## mips16_core
module mips16_core(
	input clk,
	input rst,  
	output [9:0] imem_addr,
	input [15:0] imem_rdata,
	output [9:0] dmem_addr,
	output dmem_we,
	output [15:0] dmem_wdata,
	input [15:0] dmem_rdata,
	input [15:0] in_data,
	output rf_we,
	output [4:0] rf_waddr,
	output [15:0] rf_wdata
	);
	wire ramWriteEN, regWriteEN, ZFlag, JFlag;
	wire [1:0] selA, selB, selC;
	wire [15:0] muxAout, muxBout, muxCout;
	wire [9:0] Caddr, ramAddress;
	wire [15:0] Instruction;
	wire [15:0] regAdata, regBdata;
	wire [3:0] ALUop;
	wire [15:0] ALUout;
	wire [9:0] Immediate;
	wire [15:0] ramBdata;
	wire [4:0] regAread, regBread, regwrite;
	wire [1:0] microcount;
	microcounter micro(.clk(clk), .Clear(rst), .count(microcount));
	wire ramclk = (microcount == 2'b00);  
	wire regclk = (microcount == 2'b01);  
	wire instrclk = (microcount == 2'b10);  
	PCOUNTER programcounter(
		.clk(clk),
		.En(instrclk),
		.Jaddr(muxBout[9:0]),  
		.Jflag(JFlag),
		.Caddr(Caddr),
		.Clear(rst)
		);
	assign imem_addr = Caddr;
	assign Instruction = imem_rdata;
	CTRLUNIT controlunit(
		.Instruction(Instruction),  
		.ZFlag(ZFlag),  
		.JFlag(JFlag),
		.RamWriteEN(ramWriteEN),
		.RamAddr(ramAddress),
		.ALUCtrl(ALUop),
		.RegWriteEN(regWriteEN),
		.RegWriteAddr(regwrite),
		.RegAddrA(regAread),
		.RegAddrB(regBread),
		.Immediate(Immediate),
		.MuxA(selA),
		.MuxB(selB),
		.MuxC(selC)
		);
	MUX3 muxA(
		.Ain(regAdata),
		.Bin({6'd0, Caddr}),
		.Cin(in_data),
		.Select(selA),
		.Output(muxAout)
		);
	MUX3 muxB(
		.Ain(regBdata),
		.Bin(ramBdata),
		.Cin({6'd0, Immediate}),
		.Select(selB),
		.Output(muxBout)
		);
	MUX3 muxC(
		.Ain({6'd0, Caddr}),
		.Bin({6'd0, ramAddress}),
		.Cin(muxAout),
		.Select(selC),
		.Output(muxCout)
		);
	ALU arithmaticlogic(
		.Ain(muxAout),  
		.Bin(muxBout),  
		.MODE(ALUop),  
		.ALUout(ALUout),
		.FLAGzero(ZFlag)
		);
	REGFILE registers(
		.clk(clk),
		.En(regclk),
		.Reset(rst),
		.Write(regWriteEN),
		.Waddr(regwrite),
  ...
clock: 23.9 ns
lec_check: 0
cap_margin: 20
core_aspect_ratio: 0.53
core_margin: 2
core_utilization: 70
cts_cluster_diameter: 202
cts_cluster_size: 41
max_routing_layer: met4
place_density: 0.66
setup_slack_margin: 2.84
slew_margin: 20
run.sh (not shown) runs the stock make flow with config.mk's settings and CLKGATE_MAP_FILE=.
The starting point stopped in global routing (5_1_grt).
Rerun with:
==> flow/config.mk (replaced) <==
export PLATFORM = sky130hd
export DESIGN_NAME = mips16_core
export DESIGN_NICKNAME = mips16_core
export VERILOG_FILES = /design/flow/design.v
export SDC_FILE = /design/flow/constraint.sdc
export NUM_CORES = 4
export LEC_CHECK = 0
export ABC_AREA = 1
export CAP_MARGIN = 20
export CORE_MARGIN = 2
export CORE_UTILIZATION = 58
export SLEW_MARGIN = 20
==> flow/constraint.sdc (replaced) <==
create_clock -name core_clock -period 36.5 [get_ports {clk}]
set_input_delay 7.3000 -clock core_clock [delete_from_list [all_inputs] [get_ports {clk}]]
set_output_delay 7.3000 -clock core_clock [all_outputs]
set_load 0.01 [all_outputs]
What happened:
- With this change the flow finished with negative setup slack left
- die area grows by 18%
- synthesized area went down by 1.6%
- synthesized cell count went up by 16%
Rerun with:
--- a/flow/config.mk
+++ b/flow/config.mk
@@ -9,4 +9,7 @@
 export CAP_MARGIN = 20
 export CORE_MARGIN = 2
-export CORE_UTILIZATION = 58
+export CORE_UTILIZATION = 72
+export CTS_CLUSTER_DIAMETER = 400
+export CTS_CLUSTER_SIZE = 99
+export PLACE_DENSITY = 0.36
 export SLEW_MARGIN = 20
==> flow/constraint.sdc (replaced) <==
create_clock -name core_clock -period 23.2 [get_ports {clk}]
set_input_delay 4.6400 -clock core_clock [delete_from_list [all_inputs] [get_ports {clk}]]
set_output_delay 4.6400 -clock core_clock [all_outputs]
set_load 0.01 [all_outputs]
- This time the run failed in global routing (5_1_grt)
- area after synthesis does not change
- die area fell by 19%
- synthesized cell count stays the same
Rerun with:
--- a/flow/config.mk
+++ b/flow/config.mk
@@ -10,6 +10,6 @@
 export CORE_MARGIN = 2
 export CORE_UTILIZATION = 72
-export CTS_CLUSTER_DIAMETER = 400
-export CTS_CLUSTER_SIZE = 99
-export PLACE_DENSITY = 0.36
+export CTS_CLUSTER_SIZE = 15
+export PLACE_DENSITY_LB_ADDON = 0.05
+export SETUP_SLACK_MARGIN = 0.62
 export SLEW_MARGIN = 20
==> flow/constraint.sdc (replaced) <==
create_clock -name core_clock -period 13.0 [get_ports {clk}]
set_input_delay 2.6000 -clock core_clock [delete_from_list [all_inputs] [get_ports {clk}]]
set_output_delay 2.6000 -clock core_clock [all_outputs]
set_load 0.01 [all_outputs]
Effect: The new run never finished: it broke off in global routing (5_1_grt). Area after synthesis is unchanged. Die size stays the same. Synthesized cell count does not change.
